== build 59 ==
==> flow/design.v <==
module mdc (clk, rst_n, start, A, B, out, done);
input clk, rst_n, start;
input [7:0] A, B;
output reg [7:0] out;
output reg done;
reg [1:0] state;
reg [7:0] A_aux, B_aux;
localparam IDLE = 2'b00;
localparam SUBTRACT = 2'b01;
localparam FINISHED = 2'b10;
always @(posedge clk or negedge rst_n) begin
    if (!rst_n) begin
        state <= IDLE;
        out <= 0;
        done <= 0;
    end else begin
        done <= 0;
        case (state)
            IDLE: begin
                state <= IDLE;
                if (start) begin
                    state <= SUBTRACT;
                    A_aux <= A;
                    B_aux <= B;
                end
            end
            SUBTRACT: begin
                state <= SUBTRACT;
                if (A_aux > B_aux)
                    A_aux <= A_aux - B_aux;
                else if (B_aux > A_aux)
                    B_aux <= B_aux - A_aux;
                else
                    state <= FINISHED;
            end
            FINISHED: begin
                state <= IDLE;
                done <= 1;
                out <= A_aux;
            end
            default: state <= IDLE;
        endcase
    end
end
endmodule
clock: 2.22 ns
lec_check: 0
cap_margin: 20
core_margin: 2
core_utilization: 66
cts_buf_list: sky130_fd_sc_hd__clkbuf_16
cts_cluster_diameter: 364
cts_cluster_size: 34
max_routing_layer: met4
setup_slack_margin: -0.12
slew_margin: 20
run.sh (not shown) runs the stock make flow with config.mk's settings and CLKGATE_MAP_FILE=.
Build 59: complete, dirty (setup timing)
The following lists how build 30 was set up differently from build 59:
# build 59
export LEC_CHECK = 0
export CAP_MARGIN = 20
export CORE_MARGIN = 2
export CORE_UTILIZATION = 66
export CTS_BUF_LIST = sky130_fd_sc_hd__clkbuf_16
export CTS_CLUSTER_DIAMETER = 364
export CTS_CLUSTER_SIZE = 34
export MAX_ROUTING_LAYER = met4
export SETUP_SLACK_MARGIN = -0.12
export SLEW_MARGIN = 20
create_clock -name core_clock -period 2.22 [get_ports {clk}]
# build 30
export LEC_CHECK = 0
export ABC_AREA = 1
export CAP_MARGIN = 20
export CORE_MARGIN = 2
export CORE_UTILIZATION = 68
export CTS_BUF_LIST = sky130_fd_sc_hd__clkbuf_16
export SLEW_MARGIN = 20
create_clock -name core_clock -period 1.99 [get_ports {clk}]
==> comparison <==
- From the logs: build 59 reached the end of the flow and failed the layout checks with setup timing.
- Seen in the log of build 30: GRT-0232 during global routing (5_1_grt), after which the run never completed.
- Post-synthesis net count (lower): build 59
- Build 30 against build 59: width of the chip shrank by about 3.5%; area fraction in xor and xnor cells grew by 0.97 points; post-synth area from yosys stat shrank by 91 um2.
- Compared with build 59, in build 30 count of distinct cell types in the synthesized netlist down 18; floorplan die area down 6.9%; chip height down 3.5%; synthesized area down about 4.6%.
## Diff of input files: build 15 against build 30
# build 30
export LEC_CHECK = 0
export ABC_AREA = 1
export CAP_MARGIN = 20
export CORE_MARGIN = 2
export CORE_UTILIZATION = 68
export CTS_BUF_LIST = sky130_fd_sc_hd__clkbuf_16
export SLEW_MARGIN = 20
create_clock -name core_clock -period 1.99 [get_ports {clk}]
# build 15
export LEC_CHECK = 0
export CAP_MARGIN = 40
export CORE_MARGIN = 2
export CORE_UTILIZATION = 68
export CTS_BUF_LIST = sky130_fd_sc_hd__clkbuf_16
export SLEW_MARGIN = 20
create_clock -name core_clock -period 2.12 [get_ports {clk}]
Compared to build 30, build 15 was floorplanned on a bigger die. Build 15 did not run to completion, as it errored out during clock tree synthesis (4_1_cts). Between build 15 and build 30, it is build 15 whose number of nets produced by synthesis is lower, by 14%. Looking at area share of fa/ha/maj cells after synthesis, build 15 sits 0.59 points below build 30. Global placer's final weighted congestion of build 15 exceeds that of build 30 by more than 10%. Summed standard-cell area reported by yosys (build 15 over build 30): increase, 4.8%. Diff build 15..build 30 | number of top-level pins | unchanged. Synthesized area on build 15 is behind build 30. Synthesized netlist cell count was lower in build 15 than in build 30.
[inputs] build 42 vs build 15
# build 15
export LEC_CHECK = 0
export CAP_MARGIN = 40
export CORE_MARGIN = 2
export CORE_UTILIZATION = 68
export CTS_BUF_LIST = sky130_fd_sc_hd__clkbuf_16
export SLEW_MARGIN = 20
create_clock -name core_clock -period 2.12 [get_ports {clk}]
# build 42
export LEC_CHECK = 0
export CAP_MARGIN = 20
export CORE_MARGIN = 2
export CORE_UTILIZATION = 68
export CTS_BUF_LIST = sky130_fd_sc_hd__clkbuf_16
export CTS_CLUSTER_SIZE = 23
export SLEW_MARGIN = 20
create_clock -name core_clock -period 2.16 [get_ports {clk}]
[summary]
- Of build 42 and build 15, it is build 42 that has the lower total half-perimeter wirelength after legalization and detailed placement.
- ~same die area in build 15 and build 42
- Build 42 vs build 15 — final weighted congestion in routability-driven placement dropped by a few percent
- Build 42 did not finish; the tool stopped in global routing (5_1_grt) with error DPL-0038.
- Area after synthesis: build 42 vs build 15 identical
- Across both runs, count of placed standard cells including taps was lower for build 42 than for build 15.
- Reported for build 15 and build 42, compound-gate portion of the synthesized area turned out identical to the last digit.
- Going from build 15 to build 42, total cell area at the placement stage lower; yosys-reported design area after synthesis roughly the same.
### build 42 -> build 61
# build 42
export LEC_CHECK = 0
export CAP_MARGIN = 20
export CORE_MARGIN = 2
export CORE_UTILIZATION = 68
export CTS_BUF_LIST = sky130_fd_sc_hd__clkbuf_16
export CTS_CLUSTER_SIZE = 23
export SLEW_MARGIN = 20
create_clock -name core_clock -period 2.16 [get_ports {clk}]
# build 61
export LEC_CHECK = 0
export CAP_MARGIN = 20
export CORE_MARGIN = 2
export CORE_UTILIZATION = 40
export CTS_BUF_LIST = sky130_fd_sc_hd__clkbuf_16
export SLEW_MARGIN = 20
create_clock -name core_clock -period 2.85 [get_ports {clk}]
### Flow results
Build 61: full flow OK, the timing, DRC and antenna checks passed
Placement-stage cell area (build 61 vs. build 42) decreases by a few percent
In build 61, the die size came out 65% above the value in build 42.
Post-cts hold buffer count: build 61 vs build 42 identical
The placeable core area reported for build 61 is greater than that of build 42 by about 70%.
Re post-cts repair resize count: build 42 and build 61 aren't equal, and the lower value belongs to build 61.
Higher HPWL after detailed placement was reported by build 42, not build 61.

P:
RTL: the design.v shown in full above, as it stands there.
export LEC_CHECK = 0
export CAP_MARGIN = 20
export CORE_MARGIN = 2
export CORE_UTILIZATION = 58
export CTS_BUF_LIST = sky130_fd_sc_hd__clkbuf_16
export CTS_CLUSTER_DIAMETER = 364
export CTS_CLUSTER_SIZE = 34
export SETUP_SLACK_MARGIN = -0.12
export SLEW_MARGIN = 20
create_clock -name core_clock -period 1.86 [get_ports {clk}]
P did not finish; a tool error ended it in global routing (5_1_grt).
### P -> Q
- an added ABC_AREA of 1
- a deleted CTS_CLUSTER_SIZE that had been 34
- a change of CORE_UTILIZATION from 58 to 69
- a deleted CTS_CLUSTER_DIAMETER that had been 364
- a deleted SETUP_SLACK_MARGIN that had been -0.12
- a change of the clock period (ns, I/O delays scaled along) from 1.86 to 2.64
==> comparison <==
- Q did not stop at any stage, and its layout met the timing, DRC and antenna checks.
- Clock sink total: Q vs P — no meaningful difference
- Compared with P, in Q mux cell area share after synthesis went down, number of rows created at floorplan went down, half-perimeter wire length after placement went down, cell area reported after detailed placement went down, synthesized cell count went up.
- On area fraction in and, or, nand and nor cells after synthesis: between P and Q, it ends up lower for P.
- Q: effective utilization at floorplan 14 points above P
- Compared with P, in Q number of distinct library cells after synthesis dropped 18; area of the synthesized netlist per yosys stat dropped 91 um^2; sequential fraction of the synthesis area climbed 1.9 points.
## Diff of input files: R against Q
- CORE_UTILIZATION now 67, was 69
- ABC_AREA no longer set, was 1
- HOLD_SLACK_MARGIN now 0.3, previously not set
- the clock period (ns, I/O delays scaled along) now 2.15, was 2.64
Results
Q: done, clean on timing, DRC and antenna. R did not make it past global routing (5_1_grt), where a tool error ended it. Relative to Q, the quantity of gates resized following cts of R is higher by 8. Yosys-reported design area after synthesis | R above Q. The synthesized-area fraction occupied by and/or/nand/nor cells in R sits 12 points below the value recorded for Q. NOTE: fraction of the yosys area taken by sequential cells in R falls short of that of Q. R vs. Q: full die area went up 230 um^2; synthesized instance count went down 41.
diff inputs: R => S
- changing CORE_UTILIZATION from 67 to 72
- setting ABC_AREA to 1 for the first time
- removing HOLD_SLACK_MARGIN (formerly 0.3)
- changing the clock period (ns, I/O delays scaled along) from 2.15 to 2.27
### Flow results
- FAIL for each of R and S
- Run status, S: aborted in global routing (5_1_grt), error GRT-0232
- Synthesized cell count, R and S: higher on S
- Looking at post-synthesis area per instance across R and S, the one that comes out higher is R.
- The run showing the smaller standard-cell row count is S.
- Weighted congestion reported at the end of routability-driven placement: lower on S
- S: die area is 360 um^2 lower than what R reported.
- Number of nets in the synthesized netlist, R and S: higher on S
- STATUS synthesized cell area: S wins against R
- Taking R as the reference, in S horizontal extent of the die shrank by 3.1 um; post-synthesis chip area from yosys shrank by about 4.6%; mux share of post-synthesis cell area shrank by 5.7 points.
## Diff of input files: T against S
- ABC_AREA: 1 -> unset
- CORE_UTILIZATION: 72 -> 40
- the clock period (ns, I/O delays scaled along): 2.27 -> 4.0
[summary]
- T reached the end of the flow, and the finished layout is clean on the timing, DRC and antenna checks.
- Re buffer depth of the longest clock path: no difference whatsoever between S and T.
- On number of buffers inserted for hold repair after clock tree synthesis, T and S are neck and neck.
- Compared to S, T has cell count after synthesis 17% lower.
- Prevailing logic family in the synthesized netlist: simple AND/OR/NAND/NOR gates -> S, AND-OR/OR-AND gates -> T
- For count of input and output buffers, S and T come out practically identical.
- Between T and S, the die area is lower for S.
- S → T: effective utilization at floorplan decreased 35 points; number of placed instances with taps included decreased 10; post-synthesis chip area from yosys increased about 5%.

Starts from the design.v that is shown in full above.
Settings: LEC_CHECK=0, CAP_MARGIN=40, CORE_MARGIN=2, CORE_UTILIZATION=72, CTS_BUF_LIST=sky130_fd_sc_hd__clkbuf_16, CTS_CLUSTER_SIZE=69, GPL_ROUTABILITY_DRIVEN=0, GPL_TIMING_DRIVEN=1, PLACE_DENSITY=0.38, SETUP_SLACK_MARGIN=0.29, SLEW_MARGIN=20; clock period 3.94 ns.
The starting point completed without violations.
Next try:
Settings changed: CAP_MARGIN 40 to 0, CORE_UTILIZATION 72 to 68, CTS_CLUSTER_SIZE 69 to not set, GPL_ROUTABILITY_DRIVEN 0 to not set, GPL_TIMING_DRIVEN 1 to not set, PLACE_DENSITY 0.38 to not set, SETUP_SLACK_MARGIN 0.29 to not set.
Clock period 3.94 ns to 2.21 ns, I/O delays scaled along.
Result: Now the flow aborted during global routing on GRT-0232; synthesized area does not change; die size came out higher by 5.5%; synthesized cell count is unchanged.

RTL: the design.v shown in full above, as it stands there.
==> flow/config.mk <==
export PLATFORM = sky130hd
export DESIGN_NAME = mdc
export DESIGN_NICKNAME = mdc
export VERILOG_FILES = /design/flow/design.v
export SDC_FILE = /design/flow/constraint.sdc
export NUM_CORES = 4
export LEC_CHECK = 0
export ABC_AREA = 1
export CAP_MARGIN = 20
export CORE_MARGIN = 2
export CORE_UTILIZATION = 68
export CTS_BUF_LIST = sky130_fd_sc_hd__clkbuf_16
export PLACE_DENSITY = 0.36
export SETUP_SLACK_MARGIN = 0.37
export SLEW_MARGIN = 20
==> flow/constraint.sdc <==
create_clock -name core_clock -period 2.46 [get_ports {clk}]
set_input_delay 0.4920 -clock core_clock [delete_from_list [all_inputs] [get_ports {clk}]]
set_output_delay 0.4920 -clock core_clock [all_outputs]
set_load 0.01 [all_outputs]
The baseline ran to the end with no violations.
Next try:
- ABC_AREA: 1 -> not set
- CTS_CLUSTER_SIZE: not set -> 21
- PLACE_DENSITY: 0.36 -> not set
- SETUP_SLACK_MARGIN: 0.37 -> not set
- clock period: 2.46 -> 2.15 ns (I/O delays scaled with it)
Effect: This time the run aborted during 5_1_grt on DPL-0038. Die size came out higher by 4.5%. Area after synthesis came out higher by 4.8%. Synthesized cell count came out lower by 17%.
Next try:
- CORE_UTILIZATION: 68 -> 59
- CTS_CLUSTER_SIZE: 21 -> not set
- clock period: 2.15 -> 1.86 ns (I/O delays scaled with it)
The new run ended with an error in 5_1_grt (DPL-0033).
Area after synthesis does not change.
Synthesized cell count stays the same.
Die area rises by 14%.

// mdc: RTL as listed in full above, without the edits since
export LEC_CHECK = 0
export ABC_AREA = 1
export CAP_MARGIN = 20
export CORE_MARGIN = 2
export CORE_UTILIZATION = 69
export CTS_BUF_LIST = sky130_fd_sc_hd__clkbuf_16
export PLACE_DENSITY = 0.36
export SETUP_SLACK_MARGIN = 0.12
export SLEW_MARGIN = 40
create_clock -name core_clock -period 2.46 [get_ports {clk}]
Next try:
==> flow/config.mk (replaced) <==
export PLATFORM = sky130hd
export DESIGN_NAME = mdc
export DESIGN_NICKNAME = mdc
export VERILOG_FILES = /design/flow/design.v
export SDC_FILE = /design/flow/constraint.sdc
export NUM_CORES = 4
export LEC_CHECK = 0
export CAP_MARGIN = 20
export CORE_MARGIN = 2
export CORE_UTILIZATION = 72
export CTS_BUF_LIST = sky130_fd_sc_hd__clkbuf_16
export CTS_CLUSTER_SIZE = 98
export SLEW_MARGIN = 20
==> flow/constraint.sdc (replaced) <==
create_clock -name core_clock -period 4.03 [get_ports {clk}]
set_input_delay 0.8060 -clock core_clock [delete_from_list [all_inputs] [get_ports {clk}]]
set_output_delay 0.8060 -clock core_clock [all_outputs]
set_load 0.01 [all_outputs]
Result:
- count of clock-buffer cells in the layout does not change
- core utilization fell by 4.3 points
- sequential power fell by 38%
- critical path depth fell by 2
- first-iteration DRC count fell by 46%
- global-route usage rose by 0.33 points
- routed wire length fell by 11%
- non-clock buffer count fell by 3
- synthesized cell count fell by 17%
- clock skew fell by 3.6 ps
- worst setup slack gets better by 900 ps

RTL: the design.v shown in full above, as it stands there.
==> flow/config.mk <==
export PLATFORM = sky130hd
export DESIGN_NAME = mdc
export DESIGN_NICKNAME = mdc
export VERILOG_FILES = /design/flow/design.v
export SDC_FILE = /design/flow/constraint.sdc
export NUM_CORES = 4
export LEC_CHECK = 0
export CAP_MARGIN = 40
export CORE_MARGIN = 2
export CORE_UTILIZATION = 68
export CTS_BUF_LIST = sky130_fd_sc_hd__clkbuf_16
export SLEW_MARGIN = 20
==> flow/constraint.sdc <==
create_clock -name core_clock -period 2.16 [get_ports {clk}]
set_input_delay 0.4320 -clock core_clock [delete_from_list [all_inputs] [get_ports {clk}]]
set_output_delay 0.4320 -clock core_clock [all_outputs]
set_load 0.01 [all_outputs]
The first run failed in 5_1_grt, error DPL-0038.
Change:
- clock period: 2.16 -> 2.21 ns (I/O delays scaled with it)
After rerunning:
- The changed run died in 5_1_grt, error GRT-0232
- die size stays the same
- synthesized cell count is unchanged
- area after synthesis stays the same
Change:
- CAP_MARGIN: 40 -> 20
- CORE_UTILIZATION: 68 -> 63
- clock period: 2.21 -> 2.27 ns (I/O delays scaled with it)
Result:
- Now the flow went through all stages and came out clean
- die size rose by 7.4%
- synthesized cell count does not change
- synthesized area does not change

// mdc: RTL as listed in full above, without the edits since
export LEC_CHECK = 0
export ABC_AREA = 1
export CAP_MARGIN = 0
export CORE_MARGIN = 2
export CORE_UTILIZATION = 72
export CTS_BUF_LIST = sky130_fd_sc_hd__clkbuf_16
export CTS_CLUSTER_SIZE = 89
export GPL_TIMING_DRIVEN = 1
export HOLD_SLACK_MARGIN = 0.29
export PLACE_DENSITY = 0.35
export SETUP_SLACK_MARGIN = -0.13
export SLEW_MARGIN = 20
create_clock -name core_clock -period 1.99 [get_ports {clk}]
The baseline never finished: it broke off in 4_1_cts.
Change:
Settings changed: CAP_MARGIN 0 to 40, CORE_UTILIZATION 72 to 68, PLACE_DENSITY 0.35 to unset.
Clock period 1.99 ns to 1.89 ns, I/O delays scaled along.
Outcome:
- This time the run completed, yet does not pass: setup timing
- die size rose by a few percent
- area after synthesis stays the same
- synthesized cell count stays the same
Change:
Settings changed: HOLD_SLACK_MARGIN 0.29 to 0.24.
Clock period 1.89 ns to 2.07 ns, I/O delays scaled along.
The new run finished but failed the layout checks on setup timing. Core utilization shrinks by 7.7 points. Sequential cell count does not change. Register-to-register slack improved by 0.23 ns. Final cell count shrinks by 5.4%. Global-route usage shrinks by 6.4 points. Routed wire length shrinks by 33%. Area after synthesis does not change. Critical path depth grows by 1. Power shrinks by 23%. Non-clock buffer count shrinks by 18. Clock-buffer cell count stays the same.
Change:
Settings changed: ABC_AREA 1 to unset, CTS_CLUSTER_SIZE 89 to unset, GPL_TIMING_DRIVEN 1 to unset, HOLD_SLACK_MARGIN 0.24 to unset, SETUP_SLACK_MARGIN -0.13 to unset.
Clock period 2.07 ns to 2.15 ns, I/O delays scaled along.
After rerunning: The new run failed in 5_1_grt; synthesized cell count fell by about a fifth; synthesized area rose by a few percent; die area rose by a few percent.
Power and IR drop assume default switching activity.
